## design.v

```verilog
module Adder (input [31:0] a,input [31:0] b,
output [31:0] y);
assign y = a + b;
endmodule
module adder_pc(pc,pc_add);
input [31:0] pc;
output [31:0] pc_add;
assign pc_add = pc + 32'd4;
endmodule
module mux2_1(a,b,sel,out);
input [31:0] a,b;
input sel;
output [31:0]out;
assign out = (sel==1'b1) ? a : b;
endmodule
module mux2_1_5(a,b,sel,out);
input [4:0] a,b;
input sel;
output [4:0] out;
assign out= (sel) ? a : b;
endmodule
module mux_forwarding(input [31:0] Reg1,input [31:0] Alu_result,input [31:0] WB_result,input [1:0] signal_forwarding,output [31:0] result);
assign result = ( signal_forwarding== 2'b00 )? Reg1  : (signal_forwarding==2'b01) ? Alu_result : WB_result;
endmodule
module SignExtend(a,zero_ext,b);
input[15:0] a;
input zero_ext;
output reg [31:0] b;
always@(*)
begin
	b = {{16{a[15] & ~zero_ext}},{a}};
end
endmodule
module Shift_Left_Branch(input [31:0] imm,output reg [31:0]  branch_address);
always@(*)
begin
  branch_address = imm << 2;
end
endmodule 
module Shift_Left_Jump(imm, PC, jump);
input[25:0] imm;
input[3:0] PC;
output [31:0] jump;
assign jump = {PC, imm, 2'b00};
endmodule
module PC #(parameter WIDTH=8)(input clk,input  reset,input en,input [WIDTH-1:0] d,output reg [WIDTH-1:0] q); 
always @ (posedge clk)
if (reset==1'b1) 
q <= 0;
else if (en)
q <= d;
endmodule
module ALU(entr1,entr2,alu_ctrl,alu_result,zero);
input [31:0] entr1, entr2;
input [3:0] alu_ctrl;
output zero;
output reg [31:0] alu_result;
assign zero = (entr1 == entr2);
always@(*)
begin
  case(alu_ctrl) 
    4'b0000:
	    alu_result = entr1 + entr2;
    4'b0001: 
	    alu_result = entr1 - entr2;
    4'b0010: 
	    alu_result = entr1 & entr2;
    4'b0011: 
        alu_result = ~(entr1 | entr2);
    4'b0100:
        alu_result = entr1 | entr2;
    4'b0101:
        alu_result = {31'b0, ($signed(entr1) < $signed(entr2))};
    4'b0110:
        alu_result = {entr2[15:0], 16'b0};
    default:
        alu_result = entr1 + entr2;
  endcase
end
endmodule
module ALU_Control(aluOp,func,out);
input wire [3:0] aluOp;
input wire [5:0] func;
output reg [3:0] out;
always @(*)
begin
case (aluOp)
	4'b0000:  
	begin
	case (func)
	6'b100000: out = 4'b0000;  
	6'b100010: out = 4'b0001;  
	6'b100100: out = 4'b0010;  
	6'b100111: out = 4'b0011;  
	6'b100101: out = 4'b0100;  
	6'b101010: out = 4'b0101;  
	default:   out = 4'b0000;
	endcase  
	end
	4'b0100:  
	out = 4'b0000;  
	4'b0010:  
	out = 4'b0101;  
	4'b1100:  
	out = 4'b0010;  
	4'b1110:  
	out = 4'b0100;  
	4'b0001:  
	out = 4'b0110;  
	4'b0101:  
	out = 4'b0001;  
	default:
	out = 4'b0000;
endcase
end
endmodule
module Control(hazard_detected,Instruction,RegDst,Jump,Branch,BranchNe,MemRead,MemtoReg,ALUOp,MemWrite,ALUSrc,RegWrite,ZeroExt);
input hazard_detected;
input [5:0] Instruction;
output reg RegDst,Branch,BranchNe,Jump,MemtoReg,ALUSrc,RegWrite,ZeroExt;
output reg MemRead, MemWrite;
output reg [3:0] ALUOp;
always @(*)
begin
  RegDst = 1'b0;
  Jump = 1'b0;
  Branch = 1'b0;
  BranchNe = 1'b0;
  MemRead = 1'b0;
  MemtoReg = 1'b0;
  ALUOp = 4'b0100;
  MemWrite = 1'b0;
  ALUSrc = 1'b0;
  RegWrite = 1'b0;
  ZeroExt = 1'b0;
  if(hazard_detected)
  begin
  end
  else
  case (Instruction)
  6'b000000:  
  begin
    RegDst = 1'b1;
    ALUOp = 4'b0000;
    RegWrite = 1'b1;
  end
  6'b100011:  
  begin
    MemRead = 1'b1;
    MemtoReg = 1'b1;
    ALUSrc = 1'b1;
    RegWrite = 1'b1;
  end
  6'b101011:  
  begin
    MemWrite = 1'b1;
    ALUSrc = 1'b1;
  end
  6'b001010:  
  begin
    ALUOp = 4'b0010;
    ALUSrc = 1'b1;
    RegWrite = 1'b1;
  end
  6'b001111:  
  begin
    ALUOp = 4'b0001;
    ALUSrc = 1'b1;
    RegWrite = 1'b1;
  end
  6'b001000:  
  begin
    ALUSrc = 1'b1;
    RegWrite = 1'b1;
  end
  6'b001100:  
  begin
    ALUOp = 4'b1100;
    ALUSrc = 1'b1;
    RegWrite = 1'b1;
    ZeroExt = 1'b1;
  end
  6'b001101:  
  begin
    ALUOp = 4'b1110;
    ALUSrc = 1'b1;
    RegWrite = 1'b1;
    ZeroExt = 1'b1;
  end
  6'b000100:  
  begin
    Branch = 1'b1;
    ALUOp = 4'b0101;
  end
  6'b000101:  
  begin
    Branch = 1'b1;
    BranchNe = 1'b1;
    ALUOp = 4'b0101;
  end
  6'b000010:  
  begin
    Jump = 1'b1;
  end
  default: ;
  endcase
end
endmodule
module Register_File(clk, readreg1, readreg2, writereg, writedata, read_data1, read_data2, regwrite);
input clk;
input [4:0] readreg1, readreg2, writereg;  
input [31:0] writedata;  
input regwrite;  
output [31:0] read_data1, read_data2;
reg [31:0]reg_set[1:31];  
assign read_data1 = (readreg1 == 5'd0) ? 32'd0 :
                    (regwrite && writereg == readreg1) ? writedata : reg_set[readreg1];
assign read_data2 = (readreg2 == 5'd0) ? 32'd0 :
                    (regwrite && writereg == readreg2) ? writedata : reg_set[readreg2];
always @ (posedge clk) 
  if (regwrite && writereg != 5'd0) 
  reg_set[writereg] <= writedata;
endmodule
module hazard_detection(input use_src1,input use_src2,input [4:0] src1_ID,input [4:0] src2_ID,input [4:0] dest_d_e,
input mem_read_d_e,output hazard_detected);
wire exe_hazard;
assign exe_hazard = mem_read_d_e && (dest_d_e != 5'd0) &&
                    ((use_src1 && src1_ID == dest_d_e) || (use_src2 && src2_ID == dest_d_e));
assign hazard_detected = exe_hazard;
endmodule
module forwarding_EXE (input [4:0] src1_d_e,input [4:0] src2_d_e,input [4:0] dest_MEM,input [4:0] dest_WB,input WB_EN_MEM, WB_EN_WB,
output reg [1:0] val1_sel, val2_sel);
always @ (*) 
begin
  {val1_sel, val2_sel} = 0;
    if (WB_EN_MEM && dest_MEM != 5'd0 && src1_d_e == dest_MEM) val1_sel = 2'b01;
    else if (WB_EN_WB && dest_WB != 5'd0 && src1_d_e == dest_WB) val1_sel = 2'b10;
    if (WB_EN_MEM && dest_MEM != 5'd0 && src2_d_e == dest_MEM) val2_sel = 2'b01;
    else if (WB_EN_WB && dest_WB != 5'd0 && src2_d_e == dest_WB) val2_sel = 2'b10;
end
endmodule
module F_D (input clk,input rst,input STALL,input FLUSH,input [31:0] PCIn,input [31:0] instructionIn,output reg [31:0] PC,output reg [31:0] instruction);
always @ (posedge clk) begin
  if (rst || FLUSH)
  begin
    PC <= 0;
    instruction <= 0;
  end
  else 
  begin
    if (STALL)
    begin
    end
    else 
    begin
      instruction <= instructionIn;
      PC <= PCIn;
    end
  end
end 
endmodule
module D_EX(input clk,rst,flush,input [4:0] src_1,input [4:0] src_2,input [4:0] dest_in,input [31:0] Reg1_in,
input [31:0] Reg2_in,input [31:0] imm_in,input Branch_in,input BranchNe_in,
input MemtoReg_in,input MemRead_in,input MemWrite_in,input RegWrite_in,input ALUSrc_in,
input [3:0] alu_control_out_in,
input [31:0] branch_pc_in,output reg [4:0] src_1_out,output reg [4:0] src_2_out,output reg [4:0] dest_out,
output reg [31:0] Reg1_out,output reg [31:0] Reg2_out,
output reg [31:0] imm_out,output reg Branch_out,output reg BranchNe_out,
output reg MemtoReg_out,output reg MemRead_out,output reg MemWrite_out,output reg RegWrite_out,output reg ALUSrc_out,
output reg [3:0] alu_control_out_out,
output reg [31:0] branch_pc_out);
always @(posedge clk)
begin
    if (rst || flush) 
        begin
        src_1_out<=0;
        src_2_out<=0;        
        Reg1_out<=0;
        Reg2_out<=0;
        dest_out<=0;
        imm_out<=0;
        Branch_out<=0;
        BranchNe_out<=0;
        MemtoReg_out<=0;
        MemRead_out<=0;
        MemWrite_out<=0;
        RegWrite_out<=0;
        ALUSrc_out<=0;
        alu_control_out_out<=0;
        branch_pc_out<=0;
        end
    else
        begin
        src_1_out<=src_1;
        src_2_out<=src_2;
        Reg1_out<=Reg1_in;
        Reg2_out<=Reg2_in;
        dest_out<=dest_in;
        imm_out<=imm_in;
        Branch_out<=Branch_in;
        BranchNe_out<=BranchNe_in;
        MemtoReg_out<=MemtoReg_in;
        MemRead_out<=MemRead_in;
        MemWrite_out<=MemWrite_in;
        RegWrite_out<=RegWrite_in;
        ALUSrc_out<=ALUSrc_in;
        alu_control_out_out<=alu_control_out_in;
        branch_pc_out<=branch_pc_in;
        end
end
endmodule
module EX_MEM(input clk,input rst,input [4:0] dest,input memwrite,input memtoreg,input regwrite,
input [31:0] alu_result,input [31:0] store_data,
output reg [4:0] dest_out,output reg memwrite_out,output reg memtoreg_out,output reg regwrite_out,
output reg [31:0] alu_result_out,output reg [31:0] store_data_out);
always @(posedge clk)
begin
if (rst) begin
    dest_out<=0;
    memwrite_out<=0;
    memtoreg_out<=0;
    regwrite_out<=0;
    alu_result_out<=0;
    store_data_out<=0;
end
else
begin
    dest_out<=dest;
    memwrite_out<=memwrite;
    memtoreg_out<=memtoreg;
    regwrite_out<=regwrite;
    alu_result_out<=alu_result;
    store_data_out<=store_data;
end
end
endmodule
module MEM_WB(input clk,input rst,input [4:0] dest,input regwrite,input [31:0] result,
output reg [4:0] dest_out,output reg regwrite_out,output reg [31:0] result_out);
always @(posedge clk)
begin
if (rst) begin
    dest_out<=0;
    regwrite_out<=0;
    result_out<=0;
end
else
begin
    dest_out<=dest;
    regwrite_out<=regwrite;
    result_out<=result;
end
end
endmodule
module DATAPATH_CON_PIPELINE(clk,reset,imem_addr,imem_rdata,dmem_addr,dmem_wdata,dmem_we,dmem_rdata);
input clk; 
input reset;
output [31:0] imem_addr;
input  [31:0] imem_rdata;
output [31:0] dmem_addr;
output [31:0] dmem_wdata;
output dmem_we;
input  [31:0] dmem_rdata;
wire [31:0] address_final; 
wire [31:0] Out_PC; 
wire [31:0] next_pc;
wire [31:0] Instruction; 
wire RegDst,Jump,MemtoReg,ALUsrc,RegWrite,Branch,BranchNe,ZeroExt; 
wire MemRead, MemWrite; 
wire [3:0] ALUOP;
wire [4:0] writereg;
wire [31:0] read_data1,read_data2;
wire [31:0] sign_extended;
wire [3:0] alucontrol;
wire [31:0] mux_alu;
wire [31:0] alu_result;
wire zero; 
wire [31:0] Jump_address;
wire [31:0] shift_left_branch;
wire [31:0] branch_pc;
wire [31:0] mux_branch_out;
wire [31:0] DM_mux;
wire [4:0] src_1_d_e,src_2_d_e;
wire [4:0] dest_d_e;
wire [31:0] reg1_d_e;
wire [31:0] reg2_d_e;
wire [31:0] imm_d_e;
wire branch_d_e,branchne_d_e;
wire MemtoReg_d_e,MemRead_d_e,MemWrite_d_e,RegWrite_d_e,ALUsrc_d_e;
wire [3:0] alucontrol_d_e;
wire [31:0] branch_pc_d_e;
wire [4:0] dest_e_m;
wire MemWrite_e_m,MemtoReg_e_m,RegWrite_e_m;
wire [31:0] alu_result_e_m,store_data_e_m;
wire [4:0] dest_m_w;
wire RegWrite_m_w;
wire [31:0] result_m_w;
wire [31:0] PC_F_D,inst_F_D;
wire [1:0] val1,val2;
wire hazard_detected;
wire [31:0] val_1_mux_forw,val_2_mux_forw;
wire branch_taken;
wire use_src1,use_src2;
assign imem_addr = Out_PC;
assign Instruction = imem_rdata;
PC #(32)call_pc(.clk(clk),.reset(reset),.en(~hazard_detected | branch_taken),.d(next_pc),.q(Out_PC));
adder_pc call_adder_pc(.pc(Out_PC),.pc_add(address_final));
mux2_1 call_mux2_1_jump(.a(Jump_address),.b(address_final),.sel(Jump),.out(mux_branch_out));
mux2_1 call_mux2_1_branch(.a(branch_pc_d_e),.b(mux_branch_out),.sel(branch_taken),.out(next_pc));
F_D call_F_D(.clk(clk),.rst(reset),.STALL(hazard_detected),.FLUSH(branch_taken | Jump),.PCIn(address_final),.instructionIn(Instruction),.PC(PC_F_D),.instruction(inst_F_D));
Register_File call_RF(.clk(clk),.readreg1(inst_F_D[25:21]),.readreg2(inst_F_D[20:16]),
.writereg(dest_m_w),.writedata(result_m_w),.read_data1(read_data1),.read_data2(read_data2),.regwrite(RegWrite_m_w));
assign use_src1 = (inst_F_D[31:26] != 6'b000010) && (inst_F_D[31:26] != 6'b001111);
assign use_src2 = (inst_F_D[31:26] == 6'b000000) || (inst_F_D[31:26] == 6'b101011) ||
                  (inst_F_D[31:26] == 6'b000100) || (inst_F_D[31:26] == 6'b000101);
hazard_detection call_hazard(.use_src1(use_src1),.use_src2(use_src2),.src1_ID(inst_F_D[25:21]),.src2_ID(inst_F_D[20:16]),.dest_d_e(dest_d_e),
.mem_read_d_e(MemRead_d_e),.hazard_detected(hazard_detected));
Control call_Control(.hazard_detected(hazard_detected),.Instruction(inst_F_D[31:26]),.RegDst(RegDst),.Jump(Jump),.Branch(Branch),.BranchNe(BranchNe),.MemRead(MemRead),
.MemtoReg(MemtoReg),.ALUOp(ALUOP),.MemWrite(MemWrite),.ALUSrc(ALUsrc),.RegWrite(RegWrite),.ZeroExt(ZeroExt));
mux2_1_5 call_mux2_1_5bits(.a(inst_F_D[15:11]),.b(inst_F_D[20:16]),.sel(RegDst),.out(writereg));
SignExtend call_Signextend(.a(inst_F_D[15:0]),.zero_ext(ZeroExt),.b(sign_extended));
ALU_Control call_alu_control(.aluOp(ALUOP),.func(inst_F_D[5:0]),.out(alucontrol));
Shift_Left_Jump call_shift_jump(.imm(inst_F_D[25:0]),.PC(PC_F_D[31:28]),.jump(Jump_address));
Shift_Left_Branch call_shift_branch(.imm(sign_extended),.branch_address(shift_left_branch));
Adder call_adder(.a(PC_F_D),.b(shift_left_branch),.y(branch_pc));
D_EX ID_IE(.clk(clk),.rst(reset),.flush(branch_taken),.src_1(inst_F_D[25:21]),.src_2(inst_F_D[20:16]),.dest_in(writereg),
.Reg1_in(read_data1),.Reg2_in(read_data2),.imm_in(sign_extended),.Branch_in(Branch),.BranchNe_in(BranchNe),
.MemtoReg_in(MemtoReg),.MemRead_in(MemRead),.MemWrite_in(MemWrite),.RegWrite_in(RegWrite),.ALUSrc_in(ALUsrc),
.alu_control_out_in(alucontrol),.branch_pc_in(branch_pc),
.src_1_out(src_1_d_e),.src_2_out(src_2_d_e),.dest_out(dest_d_e),
.Reg1_out(reg1_d_e),.Reg2_out(reg2_d_e),.imm_out(imm_d_e),.Branch_out(branch_d_e),.BranchNe_out(branchne_d_e),
.MemtoReg_out(MemtoReg_d_e),.MemRead_out(MemRead_d_e),.MemWrite_out(MemWrite_d_e),.RegWrite_out(RegWrite_d_e),.ALUSrc_out(ALUsrc_d_e),
.alu_control_out_out(alucontrol_d_e),.branch_pc_out(branch_pc_d_e));
forwarding_EXE call_forwarding(.src1_d_e(src_1_d_e),.src2_d_e(src_2_d_e),
.dest_MEM(dest_e_m),.dest_WB(dest_m_w),.WB_EN_MEM(RegWrite_e_m),.WB_EN_WB(RegWrite_m_w),.val1_sel(val1),.val2_sel(val2));
mux_forwarding call_3_forwarding_1(.Reg1(reg1_d_e),.Alu_result(alu_result_e_m),.WB_result(result_m_w),.signal_forwarding(val1),.result(val_1_mux_forw));
mux_forwarding call_3_forwarding_2(.Reg1(reg2_d_e),.Alu_result(alu_result_e_m),.WB_result(result_m_w),.signal_forwarding(val2),.result(val_2_mux_forw));
mux2_1 mux_antes_del_alu(.a(imm_d_e),.b(val_2_mux_forw),.sel(ALUsrc_d_e),.out(mux_alu));
ALU call_ALU(.entr1(val_1_mux_forw),.entr2(mux_alu),.alu_ctrl(alucontrol_d_e),.alu_result(alu_result),.zero(zero));
assign branch_taken = branch_d_e & (zero ^ branchne_d_e);
EX_MEM call_ex_mem(.clk(clk),.rst(reset),.dest(dest_d_e),.memwrite(MemWrite_d_e),.memtoreg(MemtoReg_d_e),.regwrite(RegWrite_d_e),
.alu_result(alu_result),.store_data(val_2_mux_forw),
.dest_out(dest_e_m),.memwrite_out(MemWrite_e_m),.memtoreg_out(MemtoReg_e_m),.regwrite_out(RegWrite_e_m),
.alu_result_out(alu_result_e_m),.store_data_out(store_data_e_m));
assign dmem_addr  = alu_result_e_m;
assign dmem_wdata = store_data_e_m;
assign dmem_we    = MemWrite_e_m;
mux2_1 call_mux_data_memory(.a(dmem_rdata),.b(alu_result_e_m),.sel(MemtoReg_e_m),.out(DM_mux));
MEM_WB call_mem_wb(.clk(clk),.rst(reset),.dest(dest_e_m),.regwrite(RegWrite_e_m),.result(DM_mux),
.dest_out(dest_m_w),.regwrite_out(RegWrite_m_w),.result_out(result_m_w));
endmodule
```

## run.sh

```bash
#!/bin/bash
# the make line also repeats each setting of config.mk as NAME=value (left out here)
make -C /OpenROAD-flow-scripts/flow DESIGN_CONFIG=/design/flow/config.mk WORK_HOME=/design/flow/orfs CLKGATE_MAP_FILE= finish
```

## constraint.sdc

```tcl
create_clock -name core_clock -period 4.25 [get_ports {clk}]
set_input_delay 0.8500 -clock core_clock [delete_from_list [all_inputs] [get_ports {clk}]]
set_output_delay 0.8500 -clock core_clock [all_outputs]
set_load 0.01 [all_outputs]
```

## config.mk

```make
export PLATFORM = sky130hd
export DESIGN_NAME = DATAPATH_CON_PIPELINE
export DESIGN_NICKNAME = DATAPATH_CON_PIPELINE
export VERILOG_FILES = /design/flow/design.v
export SDC_FILE = /design/flow/constraint.sdc
export NUM_CORES = 4
export LEC_CHECK = 0
export CAP_MARGIN = 40
export CORE_MARGIN = 2
export CORE_UTILIZATION = 66
export CTS_CLUSTER_DIAMETER = 375
export CTS_CLUSTER_SIZE = 14
export SLEW_MARGIN = 20
```

==> results.sh, run 1 <==
# flow metrics
export IMPL_topCellsByArea="edfxtp_1 45%, mux4_2 20%, dfxtp_1 10%"
export IMPL_cts_sinks=1338
export IMPL_syn_to_final_growth_pct=21.43
export IMPL_worst_pin_slew_ps=1096
export IMPL_grt_usage=0.4343
export IMPL_synth_top_area_share=0.4513
export IMPL_fin_crit_ps=4813
export IMPL_skew_ps=55.94
export IMPL_setup_violations_final=253
export IMPL_fin_crit_sh=1.133
export IMPL_initial_core_util=0.6629
export IMPL_logic_family="multiplexers"
export IMPL_powerSeq_mw=14.7
export IMPL_place_ws_ps=-541.3
export IMPL_drv_cap=0
export IMPL_ys_types=73
export IMPL_synth_main_ff_cell="edfxtp_1"
export IMPL_p_clk_mw=9.26
export IMPL_grt_start_max_net_pins=133
export IMPL_common_cells="992 x edfxtp_1, 576 x mux4_2, 448 x nor2_1"
export IMPL_crit_required_ps=4880
export IMPL_setup_ws_ps=-563.5
export IMPL_maxSlewViolCount=0
export IMPL_finalHoldViolations=0
export IMPL_syn_avg_cell_area_um2=14.29
export IMPL_crit_cells=21
export IMPL_xor_area_frac=0.01685
export IMPL_startpoint_type="flip-flop"
export IMPL_setup_tns_ps=-101460
export IMPL_tritoncts="done"
export IMPL_p_comb_mw=5.79
export IMPL_slew_headroom=0.2693
export IMPL_p_comb_frac=0.195
export IMPL_placementRows=116
export IMPL_netlist_area_um2=66000
export IMPL_status="complete, but fails checks"
export IMPL_synth_most_common_cell="edfxtp_1"
export IMPL_p_leak_nw=27.77
export IMPL_viasPerCell=7.359
export IMPL_cp_cell_sequence="xnor2_1, nand4_1, a311oi_4, buf_4, buf_12, buf_4, mux2i_1, nand2_1, o21ai_1, o21ai_1, ha_1, or3_4, or2_1, or3_4, o31a_1, o21ai_4, and2_4, buf_6, o21ai_4, buf_6, a211oi_4"
export IMPL_yosys_cells=4620
export IMPL_top_area_cell="edfxtp_1"
export IMPL_ff2ff_path_depth=21
export IMPL_cp_end_kind="flip-flop"
export IMPL_cp_max_fo=6
export IMPL_die_h_um=320.2
export IMPL_power_density_nw_per_um2=370.6
export IMPL_clockBufferDepth=3
export IMPL_worstHoldStart="ID_IE.branch_pc_out[3]"
export IMPL_criticalPathCategory="reg -> reg"
export IMPL_die_area_um2=102600
export IMPL_antenna_found_initial=0
export IMPL_max_freq_mhz=207.8
export IMPL_mux_share=0.2363
export IMPL_grt_ovfl_total=0
export IMPL_critPathLaunch="call_mem_wb.dest_out[3]"
export IMPL_aoi_share=0.07363
export IMPL_drc_errors=0
export IMPL_drtIter0Drc=7244
export IMPL_hold_path_class="reg -> reg"
export IMPL_cp_arrival_ps=5450
export IMPL_fillers=5115
export IMPL_worst_path_largest_cell_delay_ps=380
export IMPL_r2r_end="ID_IE.Reg1_out[14]"
export IMPL_seq_power_share=0.494
export IMPL_yosysWarnings=12
export IMPL_r2r_slack_ps=-560
export IMPL_ioPinCount=163
export IMPL_yosys_register_bits=1338
export IMPL_cts_buffers_inserted=105
export IMPL_swShare=0.2753
export IMPL_power_leader="sequential cells"
export IMPL_fp_nets=4815
export IMPL_cts_hold_buf=0
export IMPL_grt_pass1_wl_um=321600
export IMPL_fin_util=0.8050
export IMPL_power_switching_mw=8.178
export IMPL_cp_top_family="simple AND/OR/NAND/NOR gates"
export IMPL_crit_end="ID_IE.Reg1_out[14]"
export IMPL_htreeDepth=3
export IMPL_cts_root_buf="clkbuf_16"
export IMPL_rr_startpoint="call_mem_wb.dest_out[3]"
export IMPL_critPathBufInv=5
export IMPL_dpl_hpwl_um=127800
export IMPL_so_violations="negative setup slack"
export IMPL_die_x_um=320.2
export IMPL_min_path_cells=2
export IMPL_edf_count=992
export IMPL_critPathSlowestCell="or3_4"
export IMPL_grt_pass1_vias=47340
export IMPL_ant_nets=0
export IMPL_yosys_area_um2=66000
export IMPL_async_reset_ff_frac=0
export IMPL_internal_power_mw=21.52
export IMPL_gp_congestion=1.006
export IMPL_postSynthCellCount=4620
export IMPL_irDropWorstVdd_mv=0.5304
export IMPL_first_pass_iters=6
export IMPL_wire_per_inst_um=35.12
export IMPL_rsz0062_at_grt="true"
export IMPL_vias=48329
export IMPL_wl_um=230600
export IMPL_synth_simple_area_share=0.06479
export IMPL_clock_latency_ps=740
export IMPL_core_um2=99570
export IMPL_portBuffers=162
export IMPL_synth_adder_area_share=0.02495
export IMPL_nets=5434
export IMPL_ys_seq_share=0.5563
export IMPL_clkTransAtPathRegs_ps=80
export IMPL_hold_end="call_pc.q[3]"
export IMPL_clkPwrFrac=0.312
export IMPL_warnings=114
-- timing repair --
item	in CTS	in global routing
pin swaps	28	125
setup endpoints to repair	256	262
resized	165	412
setup buffers	38	55
cloned	6	40
-- per-stage QoR --
step                area (um^2)  hold WS [ps]  instances  power (mW)
global placement          72960         434.0       6281       19.74
floorplan                 66320         413.8       4620       17.55
detailed placement        73090         438.8       6288       19.78
global route              80140         484.4       6565       30.30
finish                    80150         466.6       6567       29.70
CTS                       77100         448.0       6467       28.98
-- final cells by class --
class	instances	area, um^2	area share
multi-input cells	2814	30180	0.3766
clock inverters	6	113.9	0.001421
well taps	1298	1624	0.02026
flip-flops and latches	1338	36760	0.4586
clock buffers	129	2739	0.03417
diodes	2	5.005	0.00006244
inverters	132	495.5	0.006182
repair buffers	848	8230	0.1027
-- metal layers --
layer	vias to the layer above	GRT usage	share of wire	wire length, um
li1	19254	-	-	-
met1	23919	0.5605	0.33	76270
met2	4118	0.6757	0.47	108000
met3	1038	0.1108	0.13	29530
met4	0	0.2531	0.073	16790
met5	-	0	0	0
==> inputs of run 2 (changes only) <==
CAP_MARGIN = 20   (was 40)
CORE_UTILIZATION = 72   (was 66)
CTS_CLUSTER_DIAMETER = not set   (was 375)
CTS_CLUSTER_SIZE = 32   (was 14)
HOLD_SLACK_MARGIN = -0.08   (was not set)
PLACE_DENSITY = 0.64   (was not set)
clock period = 4.45 ns   (was 4.25 ns; I/O delays follow)
==> results.sh, run 2 <==
# flow metrics
export IMPL_syn_avg_cell_area_um2=14.29
export IMPL_gp_congestion=1.042
export IMPL_die_area_um2=94110
export IMPL_synth_main_ff_cell="edfxtp_1"
export IMPL_portBuffers=162
export IMPL_yosys_area_um2=66000
export IMPL_synth_adder_area_share=0.02495
export IMPL_status="did not finish"
export IMPL_logic_family="multiplexers"
export IMPL_htreeDepth=4
export IMPL_yosys_cells=4620
export IMPL_common_cells="992 x edfxtp_1, 576 x mux4_2, 448 x nor2_1"
export IMPL_mux_share=0.2363
export IMPL_cts_sinks=1338
export IMPL_xor_area_frac=0.01685
export IMPL_core_um2=91250
export IMPL_edf_count=992
export IMPL_fp_nets=4815
export IMPL_die_x_um=306.8
export IMPL_clockBufferDepth=3
export IMPL_topCellsByArea="edfxtp_1 45%, mux4_2 20%, dfxtp_1 10%"
export IMPL_netlist_area_um2=66000
export IMPL_cts_root_buf="clkbuf_16"
export IMPL_yosys_register_bits=1338
export IMPL_async_reset_ff_frac=0
export IMPL_ys_types=73
export IMPL_postSynthCellCount=4620
export IMPL_ioPinCount=163
export IMPL_cts_buffers_inserted=137
export IMPL_aoi_share=0.07363
export IMPL_cts_hold_buf=0
export IMPL_placementRows=111
export IMPL_ys_seq_share=0.5563
export IMPL_synth_simple_area_share=0.06479
export IMPL_dpl_hpwl_um=138200
export IMPL_top_area_cell="edfxtp_1"
export IMPL_synth_most_common_cell="edfxtp_1"
export IMPL_lastStage="global routing"
export IMPL_initial_core_util=0.7234
export IMPL_placed_area_um2=72280
export IMPL_yosysWarnings=12
export IMPL_synth_top_area_share=0.4513
export IMPL_die_h_um=306.8
==> run 2: through the flow <==
stage | setup slack (ps) | util | instances
4_1_cts | -466.7 | 0.8582 | 6402
3_5_place_dp | -459.8 | 0.7921 | 6106
3_3_place_gp | -289.0 | 0.7921 | 6106
2_1_floorplan | -16.81 | - | 4620
==> run 2: repair_timing <==
action | 4_1_cts
buffers inserted | 35
gates resized | 203
pin swaps | 35
endpoints found under the hold margin | 0
gates cloned | 10
endpoints found under the setup margin | 256
==> inputs of run 3 (changes only) <==
CORE_MARGIN = 5   (was 2)
CORE_UTILIZATION = 40   (was 72)
CTS_CLUSTER_DIAMETER = 99   (was not set)
CTS_CLUSTER_SIZE = not set   (was 32)
GPL_TIMING_DRIVEN = 0   (was not set)
HOLD_SLACK_MARGIN = 0.3   (was -0.08)
MAX_ROUTING_LAYER = met4   (was not set)
PLACE_DENSITY = not set   (was 0.64)
clock period = 7.5 ns   (was 4.45 ns; I/O delays follow)
==> results.sh, run 3 <==
# flow metrics
export IMPL_status="timing/DRC/antenna clean"
export IMPL_placementRows=149
export IMPL_warnings=91
export IMPL_grt_pass1_vias=44567
export IMPL_viasPerCell=6.121
export IMPL_grt_ovfl_total=0
export IMPL_p_leak_nw=25.75
export IMPL_yosys_area_um2=66000
export IMPL_power_density_nw_per_um2=236.5
export IMPL_cts_sinks=1338
export IMPL_nets=5192
export IMPL_dpl_hpwl_um=172600
export IMPL_edf_count=992
export IMPL_internal_power_mw=13.26
export IMPL_skew_ps=49.20
export IMPL_startpoint_type="flip-flop"
export IMPL_post_cts_buffers=0
export IMPL_die_h_um=416.2
export IMPL_clkPwrFrac=0.403
export IMPL_netlist_area_um2=66000
export IMPL_synth_top_area_share=0.4513
export IMPL_synth_adder_area_share=0.02495
export IMPL_r2r_slack_ps=330
export IMPL_cp_cell_sequence="buf_2, or3_1, o31ai_1, nor4_2, clkbuf_2, mux2i_1, o21ai_0, ha_1, clkbuf_1, or4_1, or2_0, or3_1, o31a_1, o21ai_1, and2_1, o21ai_1, clkbuf_1, a211oi_1"
export IMPL_cts_root_buf="clkbuf_16"
export IMPL_p_clk_mw=7.35
export IMPL_mux_share=0.2363
export IMPL_swShare=0.2732
export IMPL_core_um2=164400
export IMPL_r2r_end="ID_IE.Reg2_out[2]"
export IMPL_crit_end="ID_IE.Reg2_out[2]"
export IMPL_yosysWarnings=12
export IMPL_postSynthCellCount=4620
export IMPL_initial_core_util=0.4014
export IMPL_xor_area_frac=0.01685
export IMPL_portBuffers=162
export IMPL_grt_usage=0.2719
export IMPL_grt_pass1_wl_um=329100
export IMPL_criticalPathCategory="reg -> reg"
export IMPL_grt_start_max_net_pins=36
export IMPL_ant_nets=0
export IMPL_cp_top_family="simple AND/OR/NAND/NOR gates"
export IMPL_ys_types=73
export IMPL_rr_startpoint="call_mem_wb.dest_out[4]"
export IMPL_p_comb_frac=0.132
export IMPL_rsz0062_at_grt="false"
export IMPL_topCellsByArea="edfxtp_1 45%, mux4_2 20%, dfxtp_1 10%"
export IMPL_timing_hold_ws_ps=462.6
export IMPL_die_x_um=416.2
export IMPL_first_pass_iters=6
export IMPL_fp_nets=4815
export IMPL_ioPinCount=163
export IMPL_cp_arrival_ps=7860
export IMPL_aoi_share=0.07363
export IMPL_setup_violations_final=0
export IMPL_power_switching_mw=4.983
export IMPL_finalHoldViolations=0
export IMPL_worst_pin_slew_ps=1219
export IMPL_critPathSlowestCell="o21ai_0"
export IMPL_p_comb_mw=2.41
export IMPL_fillers=14367
export IMPL_drtIter0Drc=5892
export IMPL_power_leader="sequential cells"
export IMPL_cts_buffers_inserted=150
export IMPL_worstHoldStart="ID_IE.RegWrite_out"
export IMPL_crit_cells=18
export IMPL_clkTransAtPathRegs_ps=60
export IMPL_vias=44749
export IMPL_slew_headroom=0.1872
export IMPL_fin_util=0.4690
export IMPL_die_area_um2=173200
export IMPL_logic_family="multiplexers"
export IMPL_async_reset_ff_frac=0
export IMPL_yosys_register_bits=1338
export IMPL_drv_cap=0
export IMPL_hold_end="call_ex_mem.regwrite_out"
export IMPL_antenna_found_initial=4
export IMPL_ff2ff_path_depth=18
export IMPL_htreeDepth=4
export IMPL_ys_seq_share=0.5563
export IMPL_min_path_cells=1
export IMPL_syn_to_final_growth_pct=16.84
export IMPL_max_freq_mhz=139.4
export IMPL_cts_hold_buf=0
export IMPL_tritoncts="done"
export IMPL_fin_crit_sh=0.9566
export IMPL_wire_per_inst_um=31.96
export IMPL_synth_most_common_cell="edfxtp_1"
export IMPL_worst_path_largest_cell_delay_ps=670
export IMPL_powerSeq_mw=8.48
export IMPL_top_area_cell="edfxtp_1"
export IMPL_cp_end_kind="flip-flop"
export IMPL_seq_power_share=0.465
export IMPL_drc_errors=0
export IMPL_irDropWorstVdd_mv=0.2080
export IMPL_critPathBufInv=4
export IMPL_crit_required_ps=8180
export IMPL_common_cells="992 x edfxtp_1, 576 x mux4_2, 448 x nor2_1"
export IMPL_hold_path_class="reg -> reg"
export IMPL_yosys_cells=4620
export IMPL_logic_area_um2=27750
export IMPL_synth_simple_area_share=0.06479
export IMPL_syn_avg_cell_area_um2=14.29
export IMPL_synth_main_ff_cell="edfxtp_1"
export IMPL_maxSlewViolCount=0
export IMPL_critPathLaunch="call_mem_wb.dest_out[4]"
export IMPL_flop_area_um2=36760
export IMPL_clock_latency_ps=790
export IMPL_gp_congestion=0.9558
export IMPL_fin_crit_ps=7174
export IMPL_wl_um=233600
export IMPL_clockBufferDepth=3
export IMPL_cp_max_fo=10
run 3: cell type report:
class	instances	area share
Sequential cell	1338	0.4766
Multi-Input combinational cell	2813	0.3598
Clock buffer	197	0.05281
Timing Repair Buffer	227	0.04072
Tap cell	2189	0.03551
Buffer	335	0.01767
Clock inverter	75	0.01035
Inverter	132	0.006425
Antenna cell	5	0.0001622
run 3: layer usage:
| metal | track usage | vias up | wire length (um) |
|---|---|---|---|
| li1 | - | 18872 | - |
| met1 | 0.3381 | 22974 | 89140 |
| met2 | 0.4349 | 2411 | 112100 |
| met3 | 0.06944 | 492 | 22540 |
| met4 | 0.09443 | 0 | 9850 |
| met5 | - | - | 0 |
run 3: what timing repair did:
item | CTS | global route
pin swaps | 0 | 0
resized | 3 | 6
setup endpoints to repair | 21 | 34
run 3: through the flow:
stage | total power, mW | setup WS (ps) | setup TNS, ps | instance area (um^2) | std cells
5_1_grt | 18.77 | 119.7 | 0 | 77120 | 7308
2_1_floorplan | 9.919 | 2227 | 0 | 66000 | 4620
3_5_place_dp | 10.99 | -155.6 | -1168 | 72170 | 7032
3_3_place_gp | 10.97 | -282.8 | -6274 | 70370 | 6971
4_1_cts | 18.25 | 220.9 | 0 | 77050 | 7303
6_report | 18.24 | 325.9 | 0 | 77120 | 7311
==> inputs of run 4 (changes only) <==
CAP_MARGIN = 40   (was 20)
CORE_MARGIN = 2   (was 5)
CORE_UTILIZATION = 72   (was 40)
CTS_CLUSTER_DIAMETER = not set   (was 99)
GPL_TIMING_DRIVEN = not set   (was 0)
HOLD_SLACK_MARGIN = not set   (was 0.3)
MAX_ROUTING_LAYER = not set   (was met4)
clock period = 6.91 ns   (was 7.5 ns; I/O delays follow)
==> results.sh, run 4 <==
# flow metrics
export IMPL_status="timing/DRC/antenna clean"
export IMPL_r2r_end="ID_IE.Reg1_out[31]"
export IMPL_p_comb_frac=0.139
export IMPL_topCellsByArea="edfxtp_1 45%, mux4_2 20%, dfxtp_1 10%"
export IMPL_dpl_cell_count=5755
export IMPL_cts_sinks=1338
export IMPL_yosys_cells=4620
export IMPL_timing_hold_ws_ps=461.2
export IMPL_die_h_um=306.8
export IMPL_placementRows=111
export IMPL_rsz0062_at_grt="false"
export IMPL_ys_seq_share=0.5563
export IMPL_yosys_register_bits=1338
export IMPL_fin_crit_ps=6696
export IMPL_ff2ff_path_depth=16
export IMPL_maxSlewViolCount=0
export IMPL_cts_resized=0
export IMPL_cp_top_family="simple AND/OR/NAND/NOR gates"
export IMPL_slew_headroom=0.08395
export IMPL_aoi_share=0.07363
export IMPL_clockBufferDepth=3
export IMPL_critPathSlowestCell="dfxtp_1"
export IMPL_r2r_slack_ps=210
export IMPL_wl_um=266200
export IMPL_swShare=0.2812
export IMPL_async_reset_ff_frac=0
export IMPL_p_clk_mw=8.03
export IMPL_cp_cell_sequence="or3_1, o31ai_1, nor4_2, buf_12, mux2i_1, o21ai_0, ha_1, inv_1, or3_1, or3_1, o31a_1, o21ai_4, and2_1, o21ai_4, buf_16, a211oi_1"
export IMPL_gp_congestion=1.025
export IMPL_placed_area_um2=69380
export IMPL_fp_nets=4815
export IMPL_common_cells="992 x edfxtp_1, 576 x mux4_2, 448 x nor2_1"
export IMPL_fin_util=0.8139
export IMPL_p_leak_nw=25.18
export IMPL_worst_pin_slew_ps=1336
export IMPL_criticalPathCategory="reg -> reg"
export IMPL_fin_area_um2=74270
export IMPL_power_leader="sequential cells"
export IMPL_fillers=4173
export IMPL_crit_required_ps=7550
export IMPL_grt_ovfl_total=0
export IMPL_clkTransAtPathRegs_ps=70
export IMPL_seq_power_share=0.457
export IMPL_drc_errors=0
export IMPL_grt_start_max_net_pins=126
export IMPL_drv_cap=0
export IMPL_irDropWorstVdd_mv=0.3631
export IMPL_synth_simple_area_share=0.06479
export IMPL_clkPwrFrac=0.404
export IMPL_cp_arrival_ps=7340
export IMPL_synth_adder_area_share=0.02495
export IMPL_syn_avg_cell_area_um2=14.29
export IMPL_grt_usage=0.5518
export IMPL_dpl_hpwl_um=134700
export IMPL_powerSeq_mw=9.10
export IMPL_grt_pass1_vias=49274
export IMPL_logic_area_um2=27830
export IMPL_hold_path_class="reg -> reg"
export IMPL_hold_end="call_ex_mem.regwrite_out"
export IMPL_startpoint_type="flip-flop"
export IMPL_finalHoldViolations=0
export IMPL_power_density_nw_per_um2=268.0
export IMPL_die_x_um=306.8
export IMPL_setup_ws_ps=214.0
export IMPL_cp_max_fo=32
export IMPL_synth_main_ff_cell="edfxtp_1"
export IMPL_postSynthCellCount=4620
export IMPL_critPathLaunch="call_mem_wb.dest_out[3]"
export IMPL_synth_top_area_share=0.4513
export IMPL_rr_startpoint="call_mem_wb.dest_out[3]"
export IMPL_post_cts_buffers=0
export IMPL_cts_root_buf="clkbuf_16"
export IMPL_ioPinCount=163
export IMPL_max_freq_mhz=149.3
export IMPL_clock_latency_ps=810
export IMPL_wire_per_inst_um=44.12
export IMPL_nets=4918
export IMPL_drtIter0Drc=12393
export IMPL_cp_common_cell="or3_1"
export IMPL_viasPerCell=8.531
export IMPL_htreeDepth=4
export IMPL_tritoncts="done"
export IMPL_warnings=104
export IMPL_grt_pass1_wl_um=363000
export IMPL_p_comb_mw=2.77
export IMPL_place_ws_ps=797.9
export IMPL_syn_to_final_growth_pct=12.52
export IMPL_netlist_area_um2=66000
export IMPL_skew_ps=58.31
export IMPL_yosys_area_um2=66000
export IMPL_setup_violations_final=0
export IMPL_min_path_cells=1
export IMPL_ys_types=73
export IMPL_vias=51470
export IMPL_cp_end_kind="flip-flop"
export IMPL_first_pass_iters=20
export IMPL_worst_path_largest_cell_delay_ps=730
export IMPL_logic_family="multiplexers"
export IMPL_critPathBufInv=3
export IMPL_crit_end="ID_IE.Reg1_out[31]"
export IMPL_xor_area_frac=0.01685
export IMPL_fin_crit_sh=0.9690
export IMPL_mux_share=0.2363
export IMPL_cts_hold_buf=0
export IMPL_edf_count=992
export IMPL_synth_most_common_cell="edfxtp_1"
export IMPL_ant_nets=0
export IMPL_final_cells=6033
export IMPL_flop_area_um2=36760
export IMPL_worstHoldStart="ID_IE.RegWrite_out"
export IMPL_die_area_um2=94110
export IMPL_antenna_found_initial=31
export IMPL_power_mw=19.90
export IMPL_crit_cells=16
export IMPL_yosysWarnings=12
export IMPL_cts_buffers_inserted=135
export IMPL_power_switching_mw=5.596
export IMPL_initial_core_util=0.7234
export IMPL_internal_power_mw=14.30
export IMPL_portBuffers=162
export IMPL_setup_tns_ps=0
export IMPL_core_um2=91250
export IMPL_top_area_cell="edfxtp_1"
[run 4: final cells by class]
type,count,share of cell area
Multi-Input combinational cell,2813,0.3747
Antenna cell,18,0.0006065
Tap cell,1186,0.01998
Timing Repair Buffer,303,0.04217
Clock inverter,64,0.009535
Inverter,132,0.006671
Clock buffer,179,0.05148
Sequential cell,1338,0.4949
[run 4: routing by layer]
| layer | GRT usage | part of all wire | vias up |
|---|---|---|---|
| met3 | 0.2729 | 0.20 | 2339 |
| met5 | 0.02429 | 0.0034 | - |
| met2 | 0.7689 | 0.40 | 6833 |
| li1 | - | - | 18320 |
| met4 | 0.3939 | 0.11 | 46 |
| met1 | 0.6697 | 0.29 | 23932 |
==> inputs of run 5 (changes only) <==
ABC_AREA = 1   (was not set)
CAP_MARGIN = 20   (was 40)
CELL_PAD_IN_SITES_GLOBAL_PLACEMENT = 2   (was not set)
CORE_MARGIN = 5   (was 2)
CORE_UTILIZATION = 65   (was 72)
CTS_CLUSTER_DIAMETER = 99   (was not set)
GPL_TIMING_DRIVEN = 0   (was not set)
HOLD_SLACK_MARGIN = 0.3   (was not set)
MAX_ROUTING_LAYER = met4   (was not set)
SLEW_MARGIN = 30   (was 20)
clock period = 7.5 ns   (was 6.91 ns; I/O delays follow)
==> results.sh, run 5 <==
# flow metrics
export IMPL_topCellsByArea="edfxtp_1 42%, dfxtp_1 9.9%, o21ai_0 8.0%"
export IMPL_syn_avg_cell_area_um2=8.486
export IMPL_yosys_area_um2=70280
export IMPL_initial_core_util=0.6556
export IMPL_synth_simple_area_share=0.1663
export IMPL_first_error="[ERROR GPL-0301] Utilization 121.415 % exceeds 100%."
export IMPL_aoi_share=0.1967
export IMPL_common_cells="1236 x nand2_1, 1129 x o21ai_0, 992 x edfxtp_1"
export IMPL_ys_types=55
export IMPL_yosys_cells=8282
export IMPL_netlist_area_um2=70280
export IMPL_yosys_register_bits=1338
export IMPL_logic_family="AND-OR/OR-AND gates"
export IMPL_edf_count=992
export IMPL_fp_nets=8477
export IMPL_placementRows=120
export IMPL_core_um2=107200
export IMPL_status="did not finish"
export IMPL_yosysWarnings=12
export IMPL_die_x_um=338.8
export IMPL_ys_seq_share=0.5224
export IMPL_die_h_um=338.8
export IMPL_lastStage="global placement without I/O"
export IMPL_postSynthCellCount=8282
export IMPL_mux_share=0
export IMPL_synth_most_common_cell="nand2_1"
export IMPL_synth_adder_area_share=0.02329
export IMPL_synth_top_area_share=0.4238
export IMPL_xor_area_frac=0.008723
export IMPL_die_area_um2=114800
export IMPL_top_area_cell="edfxtp_1"
export IMPL_synth_main_ff_cell="edfxtp_1"
export IMPL_async_reset_ff_frac=0
==> inputs of run 6 (changes only) <==
ABC_AREA = not set   (was 1)
CELL_PAD_IN_SITES_GLOBAL_PLACEMENT = not set   (was 2)
CORE_MARGIN = 2   (was 5)
CORE_UTILIZATION = 70   (was 65)
CTS_CLUSTER_DIAMETER = 27   (was 99)
CTS_CLUSTER_SIZE = 37   (was not set)
GPL_TIMING_DRIVEN = not set   (was 0)
HOLD_SLACK_MARGIN = not set   (was 0.3)
MAX_ROUTING_LAYER = not set   (was met4)
SETUP_SLACK_MARGIN = 1.56   (was not set)
SLEW_MARGIN = 20   (was 30)
clock period = 5.75 ns   (was 7.5 ns; I/O delays follow)
==> results.sh, run 6 <==
# flow metrics
export IMPL_syn_avg_cell_area_um2=14.29
export IMPL_grt_ovfl_total=129
export IMPL_cts_root_buf="clkbuf_16"
export IMPL_synth_main_ff_cell="edfxtp_1"
export IMPL_edf_count=992
export IMPL_dpl_hpwl_um=137000
export IMPL_grt_usage=0.8400
export IMPL_yosysWarnings=12
export IMPL_die_h_um=311.1
export IMPL_status="did not finish"
export IMPL_aoi_share=0.07363
export IMPL_gp_congestion=1.007
export IMPL_ys_types=73
export IMPL_xor_area_frac=0.01685
export IMPL_core_um2=93330
export IMPL_clockBufferDepth=4
export IMPL_synth_top_area_share=0.4513
export IMPL_common_cells="992 x edfxtp_1, 576 x mux4_2, 448 x nor2_1"
export IMPL_yosys_area_um2=66000
export IMPL_synth_adder_area_share=0.02495
export IMPL_logic_family="multiplexers"
export IMPL_top_area_cell="edfxtp_1"
export IMPL_placementRows=112
export IMPL_synth_simple_area_share=0.06479
export IMPL_topCellsByArea="edfxtp_1 45%, mux4_2 20%, dfxtp_1 10%"
export IMPL_die_x_um=311.1
export IMPL_ioPinCount=163
export IMPL_lastStage="global routing"
export IMPL_postSynthCellCount=4620
export IMPL_cts_sinks=1338
export IMPL_yosys_register_bits=1338
export IMPL_netlist_area_um2=66000
export IMPL_cts_buffers_inserted=306
export IMPL_first_error="[ERROR GRT-0232] Routing congestion too high. Check the congestion heatmap in the GUI."
export IMPL_ys_seq_share=0.5563
export IMPL_initial_core_util=0.7072
export IMPL_async_reset_ff_frac=0
export IMPL_synth_most_common_cell="edfxtp_1"
export IMPL_htreeDepth=5
export IMPL_mux_share=0.2363
export IMPL_yosys_cells=4620
export IMPL_portBuffers=162
export IMPL_fp_nets=4815
export IMPL_die_area_um2=96760
run 6: what timing repair did:
action / in CTS
hold buffers: 0
endpoints found under the setup margin: 266
hold endpoints to repair: 0
gates resized: 254
setup buffers: 40
pin swaps: 43
cloned: 20
run 6: through the flow:
step	total power [mW]	instances	util	area, um^2	worst slack (ps)
2_1_floorplan	12.98	4620	-	66340	1283
3_3_place_gp	14.08	5838	0.7460	69620	148.1
3_5_place_dp	14.13	5844	0.7476	69770	47.96
4_1_cts	31.93	6440	0.8751	81670	692.5
run 6: per-layer routing:
layer | GRT usage | overflow
met5 | 0.5257 | 0
met4 | 0.8217 | 55
met3 | 0.7550 | 2
met2 | 0.9408 | 70
met1 | 0.8445 | 2
==> inputs of run 7 (changes only) <==
CAP_MARGIN = 30   (was 20)
CORE_MARGIN = 8   (was 2)
CORE_UTILIZATION = 48   (was 70)
CTS_CLUSTER_DIAMETER = not set   (was 27)
CTS_CLUSTER_SIZE = not set   (was 37)
GPL_TIMING_DRIVEN = 1   (was not set)
MIN_ROUTING_LAYER = met2   (was not set)
PLACE_DENSITY_LB_ADDON = 0.3   (was not set)
SETUP_SLACK_MARGIN = not set   (was 1.56)
SLEW_MARGIN = 35   (was 20)
clock period = 4.41 ns   (was 5.75 ns; I/O delays follow)
==> results.sh, run 7 <==
# flow metrics
export IMPL_critPathSlowestCell="a311oi_4"
export IMPL_worstHoldStart="reset"
export IMPL_synth_simple_area_share=0.06479
export IMPL_so_violations="negative setup slack"
export IMPL_power_leader="sequential cells"
export IMPL_aoi_share=0.07363
export IMPL_powerSeq_mw=14.2
export IMPL_seq_power_share=0.433
export IMPL_mux_share=0.2363
export IMPL_synth_adder_area_share=0.02495
export IMPL_die_h_um=386.8
export IMPL_rr_startpoint="call_mem_wb.dest_out[3]"
export IMPL_die_area_um2=149600
export IMPL_fin_area_um2=82230
export IMPL_yosys_register_bits=1338
export IMPL_wl_met1_um=0
export IMPL_cp_arrival_ps=5810
export IMPL_logic_family="multiplexers"
export IMPL_status="complete, but fails checks"
export IMPL_grt_ovfl_total=0
export IMPL_critPathBufInv=27
export IMPL_nets=5451
export IMPL_cts_buffers_inserted=143
export IMPL_cp_common_cell="buf_4"
export IMPL_critPathLaunch="call_mem_wb.dest_out[3]"
export IMPL_postSynthCellCount=4620
export IMPL_final_cells=7164
export IMPL_clkTransAtPathRegs_ps=70
export IMPL_power_switching_mw=8.995
export IMPL_swShare=0.2749
export IMPL_r2r_slack_ps=-720
export IMPL_fin_crit_sh=1.163
export IMPL_ys_types=73
export IMPL_topCellsByArea="edfxtp_1 45%, mux4_2 20%, dfxtp_1 10%"
export IMPL_netlist_area_um2=66000
export IMPL_top_layer="met5"
export IMPL_wl_met3_um=90380
export IMPL_grt_pass1_wl_um=317100
export IMPL_cp_top_family="buffers and inverters"
export IMPL_r2r_end="call_ex_mem.store_data_out[0]"
export IMPL_clock_latency_ps=830
export IMPL_rsz0062_at_grt="true"
export IMPL_finalHoldViolations=0
export IMPL_clkPwrFrac=0.386
export IMPL_fillers=10129
export IMPL_wire_per_inst_um=31.22
export IMPL_die_x_um=386.8
export IMPL_portBuffers=162
export IMPL_worst_path_largest_cell_delay_ps=380
export IMPL_max_freq_mhz=195.0
export IMPL_cp_max_fo=4
export IMPL_yosysWarnings=12
export IMPL_criticalPathCategory="reg -> reg"
export IMPL_placed_area_um2=73550
export IMPL_initial_core_util=0.4819
export IMPL_cp_end_kind="flip-flop"
export IMPL_grt_start_max_net_pins=131
export IMPL_synth_main_ff_cell="edfxtp_1"
export IMPL_async_reset_ff_frac=0
export IMPL_irDropWorstVdd_mv=0.2833
export IMPL_p_clk_mw=12.6
export IMPL_clockBufferDepth=3
export IMPL_htreeDepth=4
export IMPL_slew_headroom=0.2910
export IMPL_viasPerCell=8.466
export IMPL_synth_top_area_share=0.4513
export IMPL_common_cells="992 x edfxtp_1, 576 x mux4_2, 448 x nor2_1"
export IMPL_yosys_cells=4620
export IMPL_place_ws_ps=-687.0
export IMPL_top_area_cell="edfxtp_1"
export IMPL_p_leak_nw=28.60
export IMPL_core_um2=137000
export IMPL_drc_errors=0
export IMPL_maxSlewViolCount=0
export IMPL_synth_most_common_cell="edfxtp_1"
export IMPL_crit_end="call_ex_mem.store_data_out[0]"
export IMPL_ant_nets=0
export IMPL_hold_end="call_ex_mem.alu_result_out[11]"
export IMPL_setup_violations_final=260
export IMPL_internal_power_mw=23.72
export IMPL_hold_path_class="in -> reg"
export IMPL_fp_nets=4815
export IMPL_vias=60648
export IMPL_ioPinCount=163
export IMPL_first_pass_iters=17
export IMPL_fin_util=0.6003
export IMPL_drtIter0Drc=14465
export IMPL_setup_ws_ps=-717.7
export IMPL_power_density_nw_per_um2=397.9
export IMPL_dpl_cell_count=6775
export IMPL_ff2ff_path_depth=33
export IMPL_ys_seq_share=0.5563
export IMPL_edf_count=992
export IMPL_antenna_found_initial=0
export IMPL_drv_cap=0
export IMPL_p_comb_frac=0.181
export IMPL_tritoncts="done"
export IMPL_crit_required_ps=5090
export IMPL_syn_to_final_growth_pct=24.58
export IMPL_yosys_area_um2=66000
export IMPL_gp_congestion=1.067
export IMPL_xor_area_frac=0.01685
export IMPL_syn_avg_cell_area_um2=14.29
export IMPL_fin_crit_ps=5128
export IMPL_placementRows=136
export IMPL_crit_cells=33
export IMPL_skew_ps=39.51
export IMPL_min_path_cells=2
export IMPL_grt_usage=0.4207
export IMPL_warnings=100
export IMPL_met2_length_um=101700
export IMPL_worst_pin_slew_ps=1061
export IMPL_cts_sinks=1338
export IMPL_startpoint_type="flip-flop"
export IMPL_p_comb_mw=5.92
export IMPL_dpl_hpwl_um=126000
export IMPL_wl_um=223700
export IMPL_cts_root_buf="clkbuf_16"
export IMPL_grt_pass1_vias=66828
run 7: final cells by class:
type	count	area (um^2)	share of cell area
multi-input cells	2814	30160	0.3667
inverters	132	495.5	0.006026
flip-flops and latches	1338	36770	0.4472
diodes	7	17.52	0.0002130
well taps	1794	2245	0.02730
clock buffers	181	3890	0.04731
clock inverters	71	878.3	0.01068
repair buffers	827	7777	0.09458
run 7: what timing repair did:
| item | CTS | global route |
|---|---|---|
| buffers inserted | 66 | 55 |
| setup endpoints to repair | 259 | 264 |
| hold buffers | 0 | 0 |
| gates cloned | 15 | 10 |
| pin swaps | 35 | 100 |
| resized | 190 | 340 |
run 7: metal layers:
metal | up-vias | GRT usage
li1 | 19289 | -
met1 | 20137 | -
met2 | 18403 | 0.4874
met3 | 2705 | 0.5420
met4 | 114 | 0.1210
met5 | - | 0.2748
run 7: metrics by stage:
stage | total power, mW | TNS [ps] | hold WS, ps
4_1_cts | 31.71 | -73040 | 298.2
5_1_grt | 33.31 | -152930 | 325.3
3_5_place_dp | 19.16 | -135190 | 435.3
3_3_place_gp | 19.16 | -160650 | 433.6
2_1_floorplan | 16.90 | -70.15 | 413.8
6_report | 32.72 | -143460 | 325.1
==> inputs of run 8 (changes only) <==
ABC_AREA = 1   (was not set)
CAP_MARGIN = 40   (was 30)
CORE_MARGIN = 2   (was 8)
CORE_UTILIZATION = 72   (was 48)
CTS_CLUSTER_SIZE = 10   (was not set)
GPL_TIMING_DRIVEN = not set   (was 1)
MIN_ROUTING_LAYER = not set   (was met2)
PLACE_DENSITY_LB_ADDON = 0.07   (was 0.3)
SLEW_MARGIN = 20   (was 35)
clock period = 2.0 ns   (was 4.41 ns; I/O delays follow)
==> results.sh, run 8 <==
# flow metrics
export IMPL_fp_nets=8477
export IMPL_synth_most_common_cell="nand2_1"
export IMPL_topCellsByArea="edfxtp_1 42%, dfxtp_1 9.9%, o21ai_0 8.0%"
export IMPL_placementRows=114
export IMPL_synth_top_area_share=0.4238
export IMPL_edf_count=992
export IMPL_cts_root_buf="clkbuf_16"
export IMPL_status="did not finish"
export IMPL_grt_ovfl_total=376
export IMPL_htreeDepth=4
export IMPL_ys_seq_share=0.5224
export IMPL_cts_sinks=1338
export IMPL_die_x_um=316.4
export IMPL_top_area_cell="edfxtp_1"
export IMPL_yosys_register_bits=1338
export IMPL_portBuffers=162
export IMPL_die_h_um=316.4
export IMPL_yosysWarnings=12
export IMPL_synth_main_ff_cell="edfxtp_1"
export IMPL_clockBufferDepth=3
export IMPL_yosys_area_um2=70280
export IMPL_lastStage="global routing"
export IMPL_synth_adder_area_share=0.02329
export IMPL_gp_congestion=1.078
export IMPL_postSynthCellCount=8282
export IMPL_logic_family="AND-OR/OR-AND gates"
export IMPL_core_um2=96710
export IMPL_die_area_um2=100100
export IMPL_yosys_cells=8282
export IMPL_syn_avg_cell_area_um2=8.486
export IMPL_common_cells="1236 x nand2_1, 1129 x o21ai_0, 992 x edfxtp_1"
export IMPL_initial_core_util=0.7267
export IMPL_synth_simple_area_share=0.1663
export IMPL_netlist_area_um2=70280
export IMPL_place_ws_ps=-2067
export IMPL_ioPinCount=163
export IMPL_mux_share=0
export IMPL_xor_area_frac=0.008723
export IMPL_ys_types=55
export IMPL_aoi_share=0.1967
export IMPL_cts_buffers_inserted=153
export IMPL_first_error="[ERROR GRT-0232] Routing congestion too high. Check the congestion heatmap in the GUI."
export IMPL_async_reset_ff_frac=0
export IMPL_dpl_hpwl_um=179800
export IMPL_grt_usage=0.8470
run 8: what timing repair did:
item	4_1_cts
gates resized	343
buffers inserted	66
hold buffers	0
pin swaps	64
endpoints found under the setup margin	391
cloned	22
run 8: per-stage QoR:
stage	setup TNS, ps	hold WS [ps]	std cells	cell area, um^2	power [mW]
3_5_place_dp	-486700	405.4	10147	80920	45.50
3_3_place_gp	-439400	415.4	10147	80920	45.08
2_1_floorplan	-861300	388.3	8282	71360	38.75
4_1_cts	-460800	156.2	10451	87750	72.10
run 8: routing by layer:
layer	GRT usage	overflow
met5	0.5000	2
met4	0.8190	189
met3	0.7623	6
met2	0.9515	173
met1	0.8554	6
==> inputs of run 9 (changes only) <==
ABC_AREA = 0   (was 1)
CAP_MARGIN = 20   (was 40)
CELL_PAD_IN_SITES_DETAIL_PLACEMENT = 2   (was not set)
CELL_PAD_IN_SITES_GLOBAL_PLACEMENT = 2   (was not set)
CORE_ASPECT_RATIO = 0.83   (was not set)
CORE_MARGIN = 5   (was 2)
CORE_UTILIZATION = 51   (was 72)
CTS_CLUSTER_DIAMETER = 172   (was not set)
CTS_CLUSTER_SIZE = not set   (was 10)
GPL_ROUTABILITY_DRIVEN = 0   (was not set)
GPL_TIMING_DRIVEN = 0   (was not set)
HOLD_SLACK_MARGIN = 0.3   (was not set)
MAX_ROUTING_LAYER = met4   (was not set)
PLACE_DENSITY_LB_ADDON = not set   (was 0.07)
SLEW_MARGIN = 25   (was 20)
clock period = 7.5 ns   (was 2.0 ns; I/O delays follow)
==> results.sh, run 9 <==
# flow metrics
export IMPL_status="did not finish"
export IMPL_lastStage="global routing"
export IMPL_first_error="[ERROR DPL-0033] detailed placement checks failed during check placement."
export IMPL_post_cts_buffers=0
export IMPL_synth_top_area_share=0.4513
export IMPL_top_area_cell="edfxtp_1"
export IMPL_fp_nets=4815
export IMPL_postSynthCellCount=4620
export IMPL_cts_sinks=1338
export IMPL_logic_family="multiplexers"
export IMPL_yosysWarnings=12
export IMPL_synth_most_common_cell="edfxtp_1"
export IMPL_clockBufferDepth=3
export IMPL_placementRows=120
export IMPL_die_h_um=337.8
export IMPL_yosys_register_bits=1338
export IMPL_cts_buffers_inserted=141
export IMPL_syn_avg_cell_area_um2=14.29
export IMPL_xor_area_frac=0.01685
export IMPL_ys_types=73
export IMPL_cts_root_buf="clkbuf_16"
export IMPL_core_um2=128800
export IMPL_netlist_area_um2=66000
export IMPL_die_x_um=404.9
export IMPL_ioPinCount=163
export IMPL_synth_adder_area_share=0.02495
export IMPL_aoi_share=0.07363
export IMPL_die_area_um2=136700
export IMPL_dpl_cell_count=6544
export IMPL_edf_count=992
export IMPL_synth_simple_area_share=0.06479
export IMPL_synth_main_ff_cell="edfxtp_1"
export IMPL_topCellsByArea="edfxtp_1 45%, mux4_2 20%, dfxtp_1 10%"
export IMPL_yosys_cells=4620
export IMPL_yosys_area_um2=66000
export IMPL_mux_share=0.2363
export IMPL_ys_seq_share=0.5563
export IMPL_portBuffers=162
export IMPL_dpl_hpwl_um=205600
export IMPL_htreeDepth=4
export IMPL_place_ws_ps=-455.8
export IMPL_async_reset_ff_frac=0
export IMPL_common_cells="992 x edfxtp_1, 576 x mux4_2, 448 x nor2_1"
export IMPL_initial_core_util=0.5124
export IMPL_placed_area_um2=71480
run 9: repair_timing:
| action | 4_1_cts |
|---|---|
| gates resized | 10 |
| hold buffers | 0 |
| endpoints found under the setup margin | 162 |
==> inputs of run 10 (changes only) <==
ABC_AREA = not set   (was 0)
CELL_PAD_IN_SITES_DETAIL_PLACEMENT = not set   (was 2)
CELL_PAD_IN_SITES_GLOBAL_PLACEMENT = not set   (was 2)
CORE_ASPECT_RATIO = not set   (was 0.83)
CORE_MARGIN = 2   (was 5)
CORE_UTILIZATION = 66   (was 51)
CTS_CLUSTER_DIAMETER = not set   (was 172)
CTS_CLUSTER_SIZE = 32   (was not set)
GPL_ROUTABILITY_DRIVEN = not set   (was 0)
GPL_TIMING_DRIVEN = not set   (was 0)
HOLD_SLACK_MARGIN = not set   (was 0.3)
MAX_ROUTING_LAYER = not set   (was met4)
SLEW_MARGIN = 20   (was 25)
clock period = 4.45 ns   (was 7.5 ns; I/O delays follow)
==> results.sh, run 10 <==
# flow metrics
export IMPL_status="complete, but fails checks"
export IMPL_so_violations="negative setup slack"
export IMPL_fin_crit_sh=1.053
export IMPL_drtIter0Drc=6718
export IMPL_p_comb_mw=5.05
export IMPL_die_x_um=320.2
export IMPL_initial_core_util=0.6629
export IMPL_cp_end_kind="flip-flop"
export IMPL_cp_max_fo=12
export IMPL_ant_nets=0
export IMPL_synth_adder_area_share=0.02495
export IMPL_mux_share=0.2363
export IMPL_clkPwrFrac=0.375
export IMPL_yosys_cells=4620
export IMPL_ys_seq_share=0.5563
export IMPL_rr_startpoint="call_mem_wb.dest_out[4]"
export IMPL_warnings=107
export IMPL_common_cells="992 x edfxtp_1, 576 x mux4_2, 448 x nor2_1"
export IMPL_synth_simple_area_share=0.06479
export IMPL_cp_top_family="simple AND/OR/NAND/NOR gates"
export IMPL_worstHoldStart="call_F_D.PC[1]"
export IMPL_clock_latency_ps=780
export IMPL_worst_path_largest_cell_delay_ps=510
export IMPL_cp_arrival_ps=5290
export IMPL_slew_headroom=0.2408
export IMPL_swShare=0.2653
export IMPL_wl_um=219600
export IMPL_crit_required_ps=5060
export IMPL_die_h_um=320.2
export IMPL_topCellsByArea="edfxtp_1 45%, mux4_2 20%, dfxtp_1 10%"
export IMPL_async_reset_ff_frac=0
export IMPL_antenna_found_initial=13
export IMPL_ioPinCount=163
export IMPL_skew_ps=32.39
export IMPL_yosysWarnings=12
export IMPL_power_density_nw_per_um2=385.6
export IMPL_vias=46982
export IMPL_rsz0062_at_grt="true"
export IMPL_synth_top_area_share=0.4513
export IMPL_logic_family="multiplexers"
export IMPL_critPathLaunch="call_mem_wb.dest_out[4]"
export IMPL_fin_area_um2=79080
export IMPL_power_mw=30.50
export IMPL_netlist_area_um2=66000
export IMPL_seq_power_share=0.459
export IMPL_nets=5350
export IMPL_worst_pin_slew_ps=1139
export IMPL_drc_errors=0
export IMPL_grt_ovfl_total=0
export IMPL_setup_ws_ps=-236.7
export IMPL_yosys_area_um2=66000
export IMPL_synth_most_common_cell="edfxtp_1"
export IMPL_first_pass_iters=6
export IMPL_core_um2=99570
export IMPL_portBuffers=162
export IMPL_power_switching_mw=8.092
export IMPL_viasPerCell=7.153
export IMPL_fin_crit_ps=4687
export IMPL_p_leak_nw=27.61
export IMPL_aoi_share=0.07363
export IMPL_timing_hold_ws_ps=450.3
export IMPL_drv_cap=0
export IMPL_p_comb_frac=0.166
export IMPL_synth_main_ff_cell="edfxtp_1"
export IMPL_startpoint_type="flip-flop"
export IMPL_htreeDepth=4
export IMPL_xor_area_frac=0.01685
export IMPL_syn_to_final_growth_pct=19.82
export IMPL_wire_per_inst_um=33.44
export IMPL_grt_start_max_net_pins=157
export IMPL_min_path_cells=2
export IMPL_fp_nets=4815
export IMPL_cp_cell_sequence="xnor2_2, nand4_1, a311oi_4, buf_12, buf_6, mux2i_2, a21oi_2, mux2_4, ha_4, or4_4, or2_4, or3_4, buf_6, nor4_4, buf_4, o21ai_4, and2_4, buf_8, o21ai_4, clkbuf_16, a211oi_1"
export IMPL_place_ws_ps=-306.7
export IMPL_cts_buffers_inserted=137
export IMPL_top_area_cell="edfxtp_1"
export IMPL_placed_area_um2=72480
export IMPL_critPathSlowestCell="or4_4"
export IMPL_edf_count=992
export IMPL_irDropWorstVdd_mv=0.6523
export IMPL_crit_end="ID_IE.Reg1_out[16]"
export IMPL_placementRows=116
export IMPL_clockBufferDepth=3
export IMPL_r2r_slack_ps=-240
export IMPL_hold_end="call_F_D.PC[1]"
export IMPL_setup_violations_final=204
export IMPL_yosys_register_bits=1338
export IMPL_grt_pass1_wl_um=315200
export IMPL_critPathBufInv=6
export IMPL_clkTransAtPathRegs_ps=60
export IMPL_finalHoldViolations=0
export IMPL_crit_cells=21
export IMPL_powerSeq_mw=14.0
export IMPL_internal_power_mw=22.40
export IMPL_gp_congestion=0.9839
export IMPL_dpl_hpwl_um=125600
export IMPL_ys_types=73
export IMPL_grt_pass1_vias=46612
export IMPL_syn_avg_cell_area_um2=14.29
export IMPL_r2r_end="ID_IE.Reg1_out[16]"
export IMPL_fin_util=0.7943
export IMPL_criticalPathCategory="reg -> reg"
export IMPL_power_leader="sequential cells"
export IMPL_ff2ff_path_depth=21
export IMPL_die_area_um2=102600
export IMPL_p_clk_mw=11.4
export IMPL_tritoncts="done"
export IMPL_grt_usage=0.4255
export IMPL_postSynthCellCount=4620
export IMPL_cts_root_buf="clkbuf_16"
export IMPL_max_freq_mhz=213.4
export IMPL_cts_sinks=1338
export IMPL_maxSlewViolCount=0
export IMPL_hold_path_class="reg -> reg"
run 10: cell type report:
type,count,area [um^2]
inverters,132,495.5
multi-input cells,2813,29130
repair buffers,733,6679
clock buffers,167,3613
clock inverters,79,749.5
well taps,1298,1624
fillers,5369,20480
flip-flops and latches,1338,36770
diodes,8,20.02
run 10: metrics by stage:
stage	std cells	setup TNS, ps
after global placement	6228	-35420
after floorplan	4620	-16.81
final	6568	-28640
after CTS	6520	-2291
after detailed placement	6228	-43120
after global routing	6563	-50790
run 10: per-layer routing:
metal,global-route usage,routed length [um],vias up
li1,-,-,19172
met1,0.5595,73890,23197
met2,0.6567,102100,3693
met3,0.1075,29000,906
met4,0.2371,14580,14
met5,0,103,-
run 10: repair_timing:
action,in CTS,in global routing
pin swaps,13,40
setup buffers,45,28
hold buffers,0,0
cloned,1,15
setup endpoints to repair,250,255
gates resized,71,236
No activity file was given, so power comes from the tool's default toggle rates.
